Design sram_logger, start of the top module:
module sram_logger(
    input         CLK_48MHZ,
    input         RESET,           
    input         READ_CMD,
    input  [79:0] GEIG_DATA,
    input  [79:0] MAG_DATA,
    input  [31:0] SRAM_D_IN,
    output [17:0] SRAM_A,
    output [3:0]  SRAM_SRBS,
    output        SRAM_CE,
    output        SRAM_WE,
    output        SRAM_OE,
    output [15:0] SRAM_D_OUT,
    output        SRAM_D_OE,
    output [15:0] DATA_READ,
    output [17:0] W_ADDRESS,
    output        W_CHIP_SELECT,
    output [17:0] R_ADDRESS,
    output        R_CHIP_SELECT
);
wire        sram_status;
wire        chip_select;
wire [15:0] data_out;
wire [17:0] address_out;
wire [1:0]  cmd_out;
memory_controller memory_controller_0(
    .CLK_48MHZ         ( CLK_48MHZ ),
    .RESET             ( RESET ),
    .SRAM_STATUS       ( sram_status ),
    .READ_CMD          ( READ_CMD ),
    .GEIG_DATA         ( GEIG_DATA ),
    .MAG_DATA          ( MAG_DATA ),
    .READ_ADDRESS      ( R_ADDRESS ),
    .READ_CHIP_SELECT  ( R_CHIP_SELECT ),
    .WRITE_ADDRESS     ( W_ADDRESS ),
    .WRITE_CHIP_SELECT ( W_CHIP_SELECT ),
    .NEXT_READ         ( ),
    .NEXT_WRITE        ( ),
    .DATA_OUT          ( data_out ),
    .ADDRESS_OUT       ( address_out ),
    .CHIP_SELECT       ( chip_select ),
    .CMD_OUT           ( cmd_out )
);
sram_interface sram_interface_0(
    .CLK_48MHZ   ( CLK_48MHZ ),
    .RESET       ( RESET ),
    .ADDRESS_IN  ( address_out ),
    .DATA_IN     ( data_out ),
    .CMD_IN      ( cmd_out ),
    .CHIP_SELECT ( chip_select ),
    .SRAM_D_IN   ( SRAM_D_IN ),
    .SRAM_D_OUT  ( SRAM_D_OUT ),
    .SRAM_D_OE   ( SRAM_D_OE ),
  ...
make LEC_CHECK=0 ABC_AREA=0 CAP_MARGIN=15 CORE_MARGIN=2 CORE_UTILIZATION=66 CTS_CLUSTER_SIZE=83 GPL_TIMING_DRIVEN=1 MAX_ROUTING_LAYER=met4 PLACE_DENSITY=0.61 SETUP_SLACK_MARGIN=1.11 SLEW_MARGIN=20 TNS_END_PERCENT=15 finish   # period 4.87 ns
run.sh (not shown) runs the stock make flow with config.mk's settings and CLKGATE_MAP_FILE=.
The baseline never finished: it broke off in global routing (5_1_grt).
Rerun with:
- CAP_MARGIN: 15 -> 25
- CORE_UTILIZATION: 66 -> 69
- CTS_CLUSTER_SIZE: 83 -> 37
- SETUP_SLACK_MARGIN: 1.11 -> default
- TNS_END_PERCENT: 15 -> 75
Result: The new run stopped in global routing (5_1_grt) (ODB-0269); die area is lower by 4.3%; synthesized area stays the same; synthesized cell count is unchanged.
Rerun with:
- ABC_AREA: 0 -> 1
- CAP_MARGIN: 25 -> 20
- CTS_CLUSTER_SIZE: 37 -> 95
- GPL_TIMING_DRIVEN: 1 -> default
- MAX_ROUTING_LAYER: met4 -> default
- PLACE_DENSITY: 0.61 -> default
- TNS_END_PERCENT: 75 -> default
- clock period: 4.87 -> 4.93 ns (I/O delays scaled with it)
=>
- With this change the flow passed the timing, design-rule and antenna checks
- area after synthesis climbs by 4.9%
- die size goes up by 4.8%
- synthesized cell count came out higher by 32%
Rerun with:
- ABC_AREA: 1 -> 0
- CAP_MARGIN: 20 -> 15
- CTS_CLUSTER_SIZE: 95 -> 37
- GPL_TIMING_DRIVEN: default -> 1
- MAX_ROUTING_LAYER: default -> met4
- PLACE_DENSITY: default -> 0.61
- TNS_END_PERCENT: default -> 15
- clock period: 4.93 -> 4.87 ns (I/O delays scaled with it)
Effect: The changed run never finished: it broke off in global routing (5_1_grt); die area is lower by 4.6%; synthesized cell count is lower by 24%; area after synthesis is lower by 4.7%.


build 85:
sram_logger again, from the RTL that the note above started with.
Settings: LEC_CHECK=0, ABC_AREA=0, CAP_MARGIN=25, CORE_MARGIN=2, CORE_UTILIZATION=69, CTS_CLUSTER_SIZE=83, GPL_TIMING_DRIVEN=1, MAX_ROUTING_LAYER=met4, PLACE_DENSITY=0.67, SLEW_MARGIN=20, TNS_END_PERCENT=15; clock period 4.83 ns.
Build 85 | ERROR | global routing
#### Input delta (build 57 over build 85)
==> flow/config.mk <==
export PLATFORM = sky130hd
export DESIGN_NAME = sram_logger
export DESIGN_NICKNAME = sram_logger
export VERILOG_FILES = /design/flow/design.v
export SDC_FILE = /design/flow/constraint.sdc
export NUM_CORES = 4
export LEC_CHECK = 0
export CAP_MARGIN = 20
export CORE_MARGIN = 2
export CORE_UTILIZATION = 52
export SLEW_MARGIN = 20
==> flow/constraint.sdc <==
create_clock -name core_clock -period 4.93 [get_ports {CLK_48MHZ}]
set_input_delay 0.9860 -clock core_clock [delete_from_list [all_inputs] [get_ports {CLK_48MHZ}]]
set_output_delay 0.9860 -clock core_clock [all_outputs]
set_load 0.01 [all_outputs]
### Flow results
Build 57 | status: complete | timing, DRC, antenna: pass. Build 85 → build 57: setup fix buffers added after clock tree synthesis fell 18; global placement routability congestion fell 0.078; instance area at placement rose 0.38%. [compare] base=build 85 new=build 57: synthesized netlist net count barely changed; post-cts sizing count went down 26%; post-synthesis sequential area ratio saw little to no change; number of buffers added to fix hold violations after cts was more or less identical; floorplan die area went up 32%.
### build 57 -> build 71
--- a/flow/config.mk
+++ b/flow/config.mk
@@ -8,4 +8,4 @@
 export CAP_MARGIN = 20
 export CORE_MARGIN = 2
-export CORE_UTILIZATION = 52
+export CORE_UTILIZATION = 10
 export SLEW_MARGIN = 20
==> flow/constraint.sdc <==
create_clock -name core_clock -period 12.5 [get_ports {CLK_48MHZ}]
set_input_delay 2.5000 -clock core_clock [delete_from_list [all_inputs] [get_ports {CLK_48MHZ}]]
set_output_delay 2.5000 -clock core_clock [all_outputs]
set_load 0.01 [all_outputs]
==> comparison <==
Diff build 57 -> build 71 | final clock skew | increase of 0.021 ns. Between build 57 and build 71, number of cells upsized or downsized after cts decreased. Going from build 57 to build 71, total number of nets in the final design went down 12%; cell count after placement increased by about 70% relative to the old numbers. What build 71 reported for final-layout fill cell count has to be multiplied by 0.13 to get the figure for build 57. Number of standard-cell rows in the floorplan: build 57 and build 71 compared, lower one is build 57. Build 71 has relative slew slack below what build 57 had. Reported for build 57 and build 71, maximum fanout count along the critical path turned out identical to the last digit. Compared with build 57, in build 71 number of signal-net buffers in the layout fell 386, wire length per cell after detailed routing decreased 24%, fraction of power consumed by combinational cells decreased 1.7 points.
For build 15, these inputs were changed with respect to build 71:
--- a/flow/config.mk
+++ b/flow/config.mk
@@ -8,4 +8,4 @@
 export CAP_MARGIN = 20
 export CORE_MARGIN = 2
-export CORE_UTILIZATION = 10
+export CORE_UTILIZATION = 40
 export SLEW_MARGIN = 20
==> flow/constraint.sdc <==
create_clock -name core_clock -period 10.0 [get_ports {CLK_48MHZ}]
set_input_delay 2.0000 -clock core_clock [delete_from_list [all_inputs] [get_ports {CLK_48MHZ}]]
set_output_delay 2.0000 -clock core_clock [all_outputs]
set_load 0.01 [all_outputs]
==> comparison <==
Every run (build 71 and build 15) finished clean.
Between build 71 and build 15, the maximum number of pins on one net before global-route repair is lower for build 15.
[diff] reported clock group power, build 15 relative to build 71: regression
Multi-input gate area in the final layout delta (build 71 -> build 15): insignificant
Total power of the final layout sits higher in build 15 than in build 71.
For adder and majority gate portion of the synthesized area, build 71 and build 15 come out practically identical.
Build 15 vs. build 71: number of clock buffers in the layout lower, routed wire length on met2 lower.
diff inputs: build 15 => build 78
--- a/flow/config.mk
+++ b/flow/config.mk
@@ -8,4 +8,6 @@
 export CAP_MARGIN = 20
 export CORE_MARGIN = 2
-export CORE_UTILIZATION = 40
+export CORE_UTILIZATION = 65
+export HOLD_SLACK_MARGIN = 0.3
+export SETUP_SLACK_MARGIN = -0.52
 export SLEW_MARGIN = 20
==> flow/constraint.sdc <==
create_clock -name core_clock -period 5.42 [get_ports {CLK_48MHZ}]
set_input_delay 1.0840 -clock core_clock [delete_from_list [all_inputs] [get_ports {CLK_48MHZ}]]
set_output_delay 1.0840 -clock core_clock [all_outputs]
set_load 0.01 [all_outputs]
Results
Build 78 finished all stages; however, its layout fails the closing checks, the failures being setup timing.
Delta (build 78 minus build 15): multi-input logic cell count about even, smallest setup slack after layout fell 1.64 ns, average wire length per cell after detail routing rose 7.7%, proportion of power drawn by the clock network fell 1.0 points.
Die height went down by more than 10% going from build 15 to build 78.
Side by side, clock distribution area overhead in the final layout turned out lower in build 78 than in build 15.
Max post-layout utilization of the core across build 78 and build 15: build 78
NOTE: wire length of the first global-routing pass in build 78 exceeds that of build 15


== run 1 ==
Starting RTL as in the previous note.
make LEC_CHECK=0 ABC_AREA=1 CAP_MARGIN=0 CELL_PAD_IN_SITES_GLOBAL_PLACEMENT=2 CORE_MARGIN=3 CORE_UTILIZATION=54 CTS_CLUSTER_SIZE=65 GPL_TIMING_DRIVEN=0 HOLD_SLACK_MARGIN=0.1 MAX_ROUTING_LAYER=met4 PLACE_DENSITY=0.52 SETUP_SLACK_MARGIN=2.24 SLEW_MARGIN=5 TNS_END_PERCENT=55 finish   # period 7.65 ns
Run 1: it failed with a tool error in 3_1_place_gp_skip_io, so there are no final results.
Modified inputs, run 2 compared to run 1
- PLACE_DENSITY_LB_ADDON now 0.23, previously not set
- CORE_ASPECT_RATIO now 0.74, previously not set
- CTS_CLUSTER_SIZE no longer set, was 65
- ABC_AREA no longer set, was 1
- PLACE_DENSITY no longer set, was 0.52
- SLEW_MARGIN now 20, was 5
- CAP_MARGIN now 20, was 0
- TNS_END_PERCENT now 100, was 55
- CORE_UTILIZATION now 27, was 54
- HOLD_SLACK_MARGIN no longer set, was 0.1
- MAX_ROUTING_LAYER no longer set, was met4
- SETUP_SLACK_MARGIN now -0.49, was 2.24
- CORE_MARGIN now 2, was 3
- the clock period (ns, I/O delays scaled along) now 14.8, was 7.65
Results
Sort run 2 and run 1 by cell count after synthesis asc -> top: run 2. Count of standard-cell rows came out higher on run 2 than on run 1. 3_1_place_gp_skip_io: run 1 exited with error. Run 2 | status: complete | timing, DRC, antenna: pass. Summed standard-cell area reported by yosys was higher in the run labelled run 1.
[inputs] run 3 vs run 2
- removing CELL_PAD_IN_SITES_GLOBAL_PLACEMENT (formerly 2)
- removing GPL_TIMING_DRIVEN (formerly 0)
- removing CORE_ASPECT_RATIO (formerly 0.74)
- removing PLACE_DENSITY_LB_ADDON (formerly 0.23)
- changing CORE_UTILIZATION from 27 to 40
- removing SETUP_SLACK_MARGIN (formerly -0.49)
- removing TNS_END_PERCENT (formerly 100)
- changing the clock period (ns, I/O delays scaled along) from 14.8 to 8.69
--- outcome ---
- Number of stages on the worst hold path in run 3 vs run 2: down 1
- Of run 3 and run 2, it is run 3 that has the lower clock-buffer cell count.
- In terms of count of state elements after synthesis, run 3 and run 2 differ only marginally.
- Number of optimization iterations in the first detailed-route pass: run 3 vs run 2 down 1
- The portion of total power attributed to combinational logic of run 3 is lower than that of run 2.
- Summary of run 3 over run 2: final standard cell area without fillers decreased about 4%; sequential power increased about 70%; synthesized cell count essentially unchanged; synthesis-to-layout area growth decreased 5.3 points.
- Against run 2 as the reference, run 3 delivers a lower total wirelength of the detailed-routed design.
- Share of synthesized cell area in full adder, half adder and majority cells came out exactly the same in run 2 and run 3.


Starting RTL as in the previous note.
make LEC_CHECK=0 ABC_AREA=0 CAP_MARGIN=25 CORE_ASPECT_RATIO=0.72 CORE_MARGIN=3 CORE_UTILIZATION=72 CTS_CLUSTER_DIAMETER=39 CTS_CLUSTER_SIZE=83 GPL_TIMING_DRIVEN=1 MAX_ROUTING_LAYER=met4 PLACE_DENSITY_LB_ADDON=0.29 SETUP_SLACK_MARGIN=0.75 SLEW_MARGIN=0 TNS_END_PERCENT=15 finish   # period 4.9 ns
The baseline failed in 4_1_cts.
==> next run, changes <==
CORE_ASPECT_RATIO = unset   (was 0.72)
CORE_MARGIN = 2   (was 3)
CORE_UTILIZATION = 66   (was 72)
CTS_CLUSTER_DIAMETER = 256   (was 39)
CTS_CLUSTER_SIZE = 34   (was 83)
PLACE_DENSITY_LB_ADDON = unset   (was 0.29)
SETUP_SLACK_MARGIN = 1.14   (was 0.75)
SLEW_MARGIN = 20   (was 0)
TNS_END_PERCENT = 45   (was 15)
clock period = 4.83 ns   (was 4.9 ns; I/O delays follow)
This time the run never finished: it broke off in 5_1_grt, error GRT-0232; synthesized area is unchanged; die area rose by a few percent; synthesized cell count is unchanged.
==> next run, changes <==
ABC_AREA = unset   (was 0)
CAP_MARGIN = 0   (was 25)
CORE_UTILIZATION = 68   (was 66)
CTS_CLUSTER_DIAMETER = unset   (was 256)
CTS_CLUSTER_SIZE = 36   (was 34)
GPL_TIMING_DRIVEN = unset   (was 1)
MAX_ROUTING_LAYER = unset   (was met4)
SETUP_SLACK_MARGIN = unset   (was 1.14)
TNS_END_PERCENT = unset   (was 45)
=>
- With this change the flow produced a layout that fails on negative setup slack
- synthesized area is unchanged
- synthesized cell count is unchanged
- die size shrinks by 2.9%
==> next run, changes <==
CAP_MARGIN = 40   (was 0)
CORE_UTILIZATION = 70   (was 68)
CTS_CLUSTER_DIAMETER = 246   (was unset)
CTS_CLUSTER_SIZE = 17   (was 36)
HOLD_SLACK_MARGIN = -0.08   (was unset)
PLACE_DENSITY = 0.69   (was unset)
The new run failed in 5_1_grt on GRT-0232; die size came out lower by a few percent; area after synthesis does not change; synthesized cell count stays the same.
==> next run, changes <==
CAP_MARGIN = 20   (was 40)
CORE_UTILIZATION = 58   (was 70)
CTS_CLUSTER_DIAMETER = unset   (was 246)
CTS_CLUSTER_SIZE = unset   (was 17)
HOLD_SLACK_MARGIN = unset   (was -0.08)
PLACE_DENSITY = unset   (was 0.69)
SETUP_SLACK_MARGIN = 0.49   (was unset)
clock period = 5.68 ns   (was 4.83 ns; I/O delays follow)
Outcome:
- This time the run finished clean
- synthesized cell count does not change
- die size increases by 20%
- synthesized area does not change
==> next run, changes <==
CORE_UTILIZATION = 61   (was 58)
CTS_CLUSTER_SIZE = 25   (was unset)
HOLD_SLACK_MARGIN = 0.3   (was unset)
SETUP_SLACK_MARGIN = -0.52   (was 0.49)
clock period = 5.24 ns   (was 5.68 ns; I/O delays follow)
This time the run finished with negative setup slack left. Hold slack gains 9.5 ps. Global-route usage increases by 2.4 points. First-iteration DRC count increases by 25%. Die size goes down by 4.8%. Total power came out higher by 10%. Area after synthesis stays the same. Wire length climbs by 1.5%. Final area goes up by 0.60%. Critical path depth went up by 22.


sram_logger again, from the RTL that the note above started with.
make LEC_CHECK=0 ABC_AREA=1 CAP_MARGIN=5 CORE_MARGIN=2 CORE_UTILIZATION=40 GPL_ROUTABILITY_DRIVEN=0 GPL_TIMING_DRIVEN=1 HOLD_SLACK_MARGIN=-0.02 SETUP_SLACK_MARGIN=0.33 SLEW_MARGIN=20 finish   # period 9.53 ns
The baseline finished with timing, DRC and antenna clean.
Change:
Settings changed: ABC_AREA 1 to unset, CAP_MARGIN 5 to 20, CORE_UTILIZATION 40 to 61, GPL_ROUTABILITY_DRIVEN 0 to unset, GPL_TIMING_DRIVEN 1 to unset, HOLD_SLACK_MARGIN -0.02 to unset, SETUP_SLACK_MARGIN 0.33 to 1.64.
Clock period 9.53 ns to 6.7 ns, I/O delays scaled along.
After rerunning: Power grows by about a fifth; register-to-register slack is worse by 0.76 ns; routed wire length went up by about a fifth; setup slack gets worse by 0.42 ns; core utilization goes up by 36 points; area after synthesis is lower by a few percent; worst hold slack gains 0.0087 ns; design area rose by a little under a tenth.


sram_logger again, from the RTL that the note above started with.
export LEC_CHECK = 0
export ABC_AREA = 0
export CAP_MARGIN = 20
export CORE_MARGIN = 2
export CORE_UTILIZATION = 57
export MAX_ROUTING_LAYER = met5
export MIN_ROUTING_LAYER = met1
export PLACE_DENSITY = 0.9
export SLEW_MARGIN = 35
export TNS_END_PERCENT = 90
create_clock -name core_clock -period 4.96 [get_ports {CLK_48MHZ}]
The starting point produced a layout that fails on negative setup slack.
Next try:
==> flow/config.mk (replaced) <==
export PLATFORM = sky130hd
export DESIGN_NAME = sram_logger
export DESIGN_NICKNAME = sram_logger
export VERILOG_FILES = /design/flow/design.v
export SDC_FILE = /design/flow/constraint.sdc
export NUM_CORES = 4
export LEC_CHECK = 0
export CAP_MARGIN = 15
export CORE_MARGIN = 2
export CORE_UTILIZATION = 66
export CTS_CLUSTER_SIZE = 53
export SETUP_SLACK_MARGIN = 1.33
export SLEW_MARGIN = 20
export TNS_END_PERCENT = 55
==> flow/constraint.sdc (replaced) <==
create_clock -name core_clock -period 5.27 [get_ports {CLK_48MHZ}]
set_input_delay 1.0540 -clock core_clock [delete_from_list [all_inputs] [get_ports {CLK_48MHZ}]]
set_output_delay 1.0540 -clock core_clock [all_outputs]
set_load 0.01 [all_outputs]
Now the flow ended with an error in 5_1_grt with GRT-0232.
Synthesized area stays the same.
Synthesized cell count does not change.
Die area drops by about 13%.
Next try:
==> flow/config.mk (replaced) <==
export PLATFORM = sky130hd
export DESIGN_NAME = sram_logger
export DESIGN_NICKNAME = sram_logger
export VERILOG_FILES = /design/flow/design.v
export SDC_FILE = /design/flow/constraint.sdc
export NUM_CORES = 4
export LEC_CHECK = 0
export ABC_AREA = 0
export CAP_MARGIN = 25
export CORE_MARGIN = 2
export CORE_UTILIZATION = 66
export CTS_CLUSTER_SIZE = 83
export GPL_TIMING_DRIVEN = 1
export MAX_ROUTING_LAYER = met4
export PLACE_DENSITY = 0.61
export SLEW_MARGIN = 20
export TNS_END_PERCENT = 15
==> flow/constraint.sdc (replaced) <==
create_clock -name core_clock -period 4.87 [get_ports {CLK_48MHZ}]
set_input_delay 0.9740 -clock core_clock [delete_from_list [all_inputs] [get_ports {CLK_48MHZ}]]
set_output_delay 0.9740 -clock core_clock [all_outputs]
set_load 0.01 [all_outputs]
Now the flow finished with negative setup slack left. Synthesized cell count does not change. Die size does not change. Synthesized area does not change.
Next try:
==> flow/config.mk (replaced) <==
export PLATFORM = sky130hd
export DESIGN_NAME = sram_logger
export DESIGN_NICKNAME = sram_logger
export VERILOG_FILES = /design/flow/design.v
export SDC_FILE = /design/flow/constraint.sdc
export NUM_CORES = 4
export LEC_CHECK = 0
export CAP_MARGIN = 15
export CORE_MARGIN = 2
export CORE_UTILIZATION = 66
export SETUP_SLACK_MARGIN = 1.21
export SLEW_MARGIN = 20
==> flow/constraint.sdc (replaced) <==
create_clock -name core_clock -period 4.83 [get_ports {CLK_48MHZ}]
set_input_delay 0.9660 -clock core_clock [delete_from_list [all_inputs] [get_ports {CLK_48MHZ}]]
set_output_delay 0.9660 -clock core_clock [all_outputs]
set_load 0.01 [all_outputs]
Result:
- The changed run never finished: it broke off in 5_1_grt
- die area is unchanged
- synthesized area does not change
- synthesized cell count does not change
Power figures rest on the tool's default switching activity, not on a simulated workload.
